==> inputs of juniper <==
==> flow/design.v <==
module DCIM (
    input clk,
    input rst_n,
    input in_valid,
    input [127:0] in_data1,
    input [127:0] in_data2,
    input [127:0] in_data3,
    input [127:0] in_data4, 
    output reg out_valid,
    output reg [12:0] O1,
    output reg [12:0] O2,
    output reg [12:0] O3,
    output reg [12:0] O4
);
reg [127:0] in_data1_dff, in_data2_dff, in_data3_dff, in_data4_dff;
always @(posedge clk) begin
    in_data1_dff <= in_data1;
    in_data2_dff <= in_data2;
    in_data3_dff <= in_data3;
    in_data4_dff <= in_data4;
end
reg in_valid_dff, in_valid_d2, in_valid_d3, in_valid_d4, in_valid_d5, in_valid_d6, in_valid_d7, in_valid_d8;
reg [1:0] cnt;
always @(posedge clk or negedge rst_n) begin
    if (!rst_n) begin
        in_valid_dff <= 1'b0;
        in_valid_d2 <= 1'b0;
        in_valid_d3 <= 1'b0;
        in_valid_d4 <= 1'b0;
        in_valid_d5 <= 1'b0;
        in_valid_d6 <= 1'b0;
        in_valid_d7 <= 1'b0;
        in_valid_d8 <= 1'b0;
    end
    else begin
        in_valid_dff <= in_valid;
        in_valid_d2 <= in_valid_dff;
        in_valid_d3 <= in_valid_d2;
        in_valid_d4 <= in_valid_d3;
        in_valid_d5 <= in_valid_d4;
        in_valid_d6 <= in_valid_d5;
        in_valid_d7 <= in_valid_d6;
        in_valid_d8 <= in_valid_d7;
    end
end
reg [4:0] sum1_1 [0:15], sum2_1 [0:15], sum3_1 [0:15], sum4_1 [0:15];
reg [5:0] sum1_2 [0:7], sum2_2 [0:7], sum3_2 [0:7], sum4_2 [0:7];
reg [6:0] sum1_3 [0:3], sum2_3 [0:3], sum3_3 [0:3], sum4_3 [0:3];
reg [7:0] sum1_4 [0:1], sum2_4 [0:1], sum3_4 [0:1], sum4_4 [0:1];
reg [8:0] sum1_5, sum2_5, sum3_5, sum4_5;
generate
    genvar i_1;
    for (i_1 = 0; i_1 < 16; i_1 = i_1 + 1) begin
        always @(posedge clk) begin
            sum1_1[i_1] <= in_data1_dff[127-i_1*8:124-i_1*8] + in_data1_dff[123-i_1*8:120-i_1*8];
            sum2_1[i_1] <= in_data2_dff[127-i_1*8:124-i_1*8] + in_data2_dff[123-i_1*8:120-i_1*8];
            sum3_1[i_1] <= in_data3_dff[127-i_1*8:124-i_1*8] + in_data3_dff[123-i_1*8:120-i_1*8];
            sum4_1[i_1] <= in_data4_dff[127-i_1*8:124-i_1*8] + in_data4_dff[123-i_1*8:120-i_1*8];
        end
    end
endgenerate
generate
    genvar i_2;
    for (i_2 = 0; i_2 < 8; i_2 = i_2 + 1) begin
        always @(posedge clk) begin
            sum1_2[i_2] <= sum1_1[i_2*2] + sum1_1[i_2*2+1];
            sum2_2[i_2] <= sum2_1[i_2*2] + sum2_1[i_2*2+1];
            sum3_2[i_2] <= sum3_1[i_2*2] + sum3_1[i_2*2+1];
            sum4_2[i_2] <= sum4_1[i_2*2] + sum4_1[i_2*2+1];
        end
    end
endgenerate
generate
    genvar i_3;
    for (i_3 = 0; i_3 < 4; i_3 = i_3 + 1) begin
        always @(posedge clk) begin
            sum1_3[i_3] <= sum1_2[i_3*2] + sum1_2[i_3*2+1];
            sum2_3[i_3] <= sum2_2[i_3*2] + sum2_2[i_3*2+1];
            sum3_3[i_3] <= sum3_2[i_3*2] + sum3_2[i_3*2+1];
            sum4_3[i_3] <= sum4_2[i_3*2] + sum4_2[i_3*2+1];
        end
    end
endgenerate
generate
    genvar i_4;
    for (i_4 = 0; i_4 < 2; i_4 = i_4 + 1) begin
        always @(posedge clk) begin
            sum1_4[i_4] <= sum1_3[i_4*2] + sum1_3[i_4*2+1];
            sum2_4[i_4] <= sum2_3[i_4*2] + sum2_3[i_4*2+1];
            sum3_4[i_4] <= sum3_3[i_4*2] + sum3_3[i_4*2+1];
            sum4_4[i_4] <= sum4_3[i_4*2] + sum4_3[i_4*2+1];
        end
    end
endgenerate
always @(posedge clk) begin
    sum1_5 <= sum1_4[0] + sum1_4[1];
    sum2_5 <= sum2_4[0] + sum2_4[1];
    sum3_5 <= sum3_4[0] + sum3_4[1];
    sum4_5 <= sum4_4[0] + sum4_4[1];
end
always @(posedge clk or negedge rst_n) begin
    if (!rst_n) begin
        cnt <= 2'd0;
    end
    else begin
        if (in_valid_d6) begin
            cnt <= cnt + 1;
        end
    end
end
reg [12:0] sum1, sum2, sum3, sum4;
always @(posedge clk or negedge rst_n) begin
    if (!rst_n) begin
        sum1 <= 13'b0;
        sum2 <= 13'b0;
        sum3 <= 13'b0;
        sum4 <= 13'b0;
    end
    else begin
        if (in_valid_d6) begin
            if (~|cnt) begin
                sum1 <= sum1_5;
                sum2 <= sum2_5;
                sum3 <= sum3_5;
                sum4 <= sum4_5;
            end else begin
                sum1 <= {sum1[11:0], 1'b0} + sum1_5;
                sum2 <= {sum2[11:0], 1'b0} + sum2_5;
                sum3 <= {sum3[11:0], 1'b0} + sum3_5;
                sum4 <= {sum4[11:0], 1'b0} + sum4_5;
            end
        end
    end
end
always @(posedge clk or negedge rst_n) begin
    if (!rst_n) begin
        O1 <= 13'b0;
        O2 <= 13'b0;
        O3 <= 13'b0;
        O4 <= 13'b0;
    end
    else begin
        if (in_valid_d7 & ~|cnt) begin
            O1 <= sum1;
            O2 <= sum2;
            O3 <= sum3;
            O4 <= sum4;
        end 
        else begin
            O1 <= 13'b0;
            O2 <= 13'b0;
            O3 <= 13'b0;
            O4 <= 13'b0;
        end
    end
end
always @(posedge clk or negedge rst_n) begin
    if (!rst_n) begin
        out_valid <= 1'b0;
    end
    else begin
        if (in_valid_d7 & ~|cnt) begin
            out_valid <= 1'b1;
        end
        else begin
            out_valid <= 1'b0;
        end
    end
end
endmodule
==> flow/run.sh <==
#!/bin/bash
# the make line also repeats each setting of config.mk as NAME=value (left out here)
make -C /OpenROAD-flow-scripts/flow DESIGN_CONFIG=/design/flow/config.mk WORK_HOME=/design/flow/orfs CLKGATE_MAP_FILE= finish
==> flow/config.mk <==
export PLATFORM = sky130hd
export DESIGN_NAME = DCIM
export DESIGN_NICKNAME = DCIM
export VERILOG_FILES = /design/flow/design.v
export SDC_FILE = /design/flow/constraint.sdc
export NUM_CORES = 4
export LEC_CHECK = 0
export ABC_AREA = 1
export CAP_MARGIN = 20
export CORE_MARGIN = 2
export CORE_UTILIZATION = 72
export CTS_CLUSTER_DIAMETER = 372
export GPL_ROUTABILITY_DRIVEN = 0
export HOLD_SLACK_MARGIN = -0.09
export MIN_ROUTING_LAYER = met1
export SETUP_SLACK_MARGIN = 0.52
export SLEW_MARGIN = 15
==> flow/constraint.sdc <==
create_clock -name core_clock -period 2.02 [get_ports {clk}]
set_input_delay 0.4040 -clock core_clock [delete_from_list [all_inputs] [get_ports {clk}]]
set_output_delay 0.4040 -clock core_clock [all_outputs]
set_load 0.01 [all_outputs]
==> onyx (differences from juniper) <==
==> flow/config.mk (replaced) <==
export PLATFORM = sky130hd
export DESIGN_NAME = DCIM
export DESIGN_NICKNAME = DCIM
export VERILOG_FILES = /design/flow/design.v
export SDC_FILE = /design/flow/constraint.sdc
export NUM_CORES = 4
export LEC_CHECK = 0
export ABC_AREA = 1
export CAP_MARGIN = 35
export CORE_ASPECT_RATIO = 1.36
export CORE_MARGIN = 4
export CORE_UTILIZATION = 48
export CTS_CLUSTER_DIAMETER = 21
export GPL_ROUTABILITY_DRIVEN = 0
export GPL_TIMING_DRIVEN = 0
export HOLD_SLACK_MARGIN = 0.2
export MIN_ROUTING_LAYER = met2
export SETUP_SLACK_MARGIN = 0.11
export SLEW_MARGIN = 20
export TNS_END_PERCENT = 20
==> flow/constraint.sdc (replaced) <==
create_clock -name core_clock -period 1.39 [get_ports {clk}]
set_input_delay 0.2780 -clock core_clock [delete_from_list [all_inputs] [get_ports {clk}]]
set_output_delay 0.2780 -clock core_clock [all_outputs]
set_load 0.01 [all_outputs]
==> delta (differences from juniper) <==
==> flow/config.mk (replaced) <==
export PLATFORM = sky130hd
export DESIGN_NAME = DCIM
export DESIGN_NICKNAME = DCIM
export VERILOG_FILES = /design/flow/design.v
export SDC_FILE = /design/flow/constraint.sdc
export NUM_CORES = 4
export LEC_CHECK = 0
export CAP_MARGIN = 20
export CORE_MARGIN = 2
export CORE_UTILIZATION = 72
export CTS_CLUSTER_DIAMETER = 318
export CTS_CLUSTER_SIZE = 37
export HOLD_SLACK_MARGIN = 0.29
export SETUP_SLACK_MARGIN = -0.15
export SLEW_MARGIN = 20
==> flow/constraint.sdc (replaced) <==
create_clock -name core_clock -period 1.66 [get_ports {clk}]
set_input_delay 0.3320 -clock core_clock [delete_from_list [all_inputs] [get_ports {clk}]]
set_output_delay 0.3320 -clock core_clock [all_outputs]
set_load 0.01 [all_outputs]
==> umber (differences from juniper) <==
==> flow/config.mk (replaced) <==
export PLATFORM = sky130hd
export DESIGN_NAME = DCIM
export DESIGN_NICKNAME = DCIM
export VERILOG_FILES = /design/flow/design.v
export SDC_FILE = /design/flow/constraint.sdc
export NUM_CORES = 4
export LEC_CHECK = 0
export CAP_MARGIN = 20
export CORE_MARGIN = 2
export CORE_UTILIZATION = 70
export CTS_CLUSTER_DIAMETER = 315
export CTS_CLUSTER_SIZE = 14
export HOLD_SLACK_MARGIN = -0.05
export SLEW_MARGIN = 20
==> flow/constraint.sdc (replaced) <==
create_clock -name core_clock -period 1.95 [get_ports {clk}]
set_input_delay 0.3900 -clock core_clock [delete_from_list [all_inputs] [get_ports {clk}]]
set_output_delay 0.3900 -clock core_clock [all_outputs]
set_load 0.01 [all_outputs]
==> impl_metrics.csv <==
group,metric,value,unit
power_and_ir_drop,power_density,1500,nW/µm²
power_and_ir_drop,pwr-share-seq,0.415,
worst_setup_path,setup.worst_path.start,"sum4[0]$_DFFE_PN0P_",
power_and_ir_drop,comb_power,34100,µW
run_status,failed_checks,"setup timing",
power_and_ir_drop,peakVddDrop,983,µV
clock_tree,h-tree-depth,3,
layout,layoutNonFillerInstCount,5801,
routing,wl_met2,51.0,mm
sta,worst_slack,-56.7,ps
worst_setup_path,worstReg2RegStart,"sum4[0]$_DFFE_PN0P_",
sta,setup_violations,9,
routing,routedLengthMet1,40.9,mm
yosys,yosysChipArea,50300,µm²
power_and_ir_drop,p_int,60900,µW
run_status,status,"finished with violations",
-- figures above: umber

==> impl_metrics.csv <==
group,metric,value,unit
yosys,numSynthFlops,1350,
clock_tree,cts_made_buffers,42,
yosys,synth_area_per_cell,12.2,µm²
run_status,status,"did not finish",
clock_tree,h-tree-depth,2,
clock_tree,clockBufferDepth,3,
yosys,adder_share,0.209,
yosys,yosysChipArea,50300,µm²
run_status,stop_error,"[ERROR GRT-0232] Routing congestion too high. Check the congestion heatmap in the GUI.",
run_status,haltStage,"global routing",
global_route,track_usage,0.652,
yosys,mux_share,0.00279,
placed_design,place.gp.congestion,0.914,
-- figures above: delta

==> impl_metrics.csv <==
group,metric,value,unit
yosys,yosysChipArea,50900,µm²
sta,worst_slack,-378,ps
sta,setup_violations,116,
routing,routedLengthMet1,0,µm
layout,layoutNonFillerInstCount,7909,
clock_tree,h-tree-depth,5,
run_status,status,"finished with violations",
power_and_ir_drop,comb_power,59600,µW
power_and_ir_drop,power_density,2490,nW/µm²
worst_setup_path,worstReg2RegStart,"sum1_3[0][0]$_DFF_P_",
routing,wl_met2,76.7,mm
power_and_ir_drop,pwr-share-seq,0.276,
power_and_ir_drop,p_int,138000,µW
worst_setup_path,setup.worst_path.start,"sum1_3[0][0]$_DFF_P_",
yosys,floorplan.nets,5947,
run_status,failed_checks,"setup timing",
-- figures above: onyx

==> impl_metrics.csv <==
group,metric,value,unit
routing,wl_met2,76.8,mm
die,rows,97,
power_and_ir_drop,peakVddDrop,969,µV
layout,layoutNonFillerInstCount,6495,
yosys,synth_cells,4671,
global_route,grt_use_met1,0.356,
sta,worst_slack,128,ps
yosys,ys.flop_type,"dfxtp_1",
global_route,antenna_found_initial,16,
power_and_ir_drop,p_int,66500,µW
sta,setup_violations,0,
worst_setup_path,setup.worst_path.start,"cnt[0]$_DFFE_PN0P_",
run_status,status,"no timing/DRC/antenna violations",
power_and_ir_drop,power_density,1650,nW/µm²
clock_tree,h-tree-depth,4,
worst_setup_path,worstReg2RegStart,"cnt[0]$_DFFE_PN0P_",
power_and_ir_drop,pwr-share-seq,0.354,
worst_setup_path,crit_fanout,23,
-- figures above: juniper

Power is estimated from default activity; no workload was simulated.
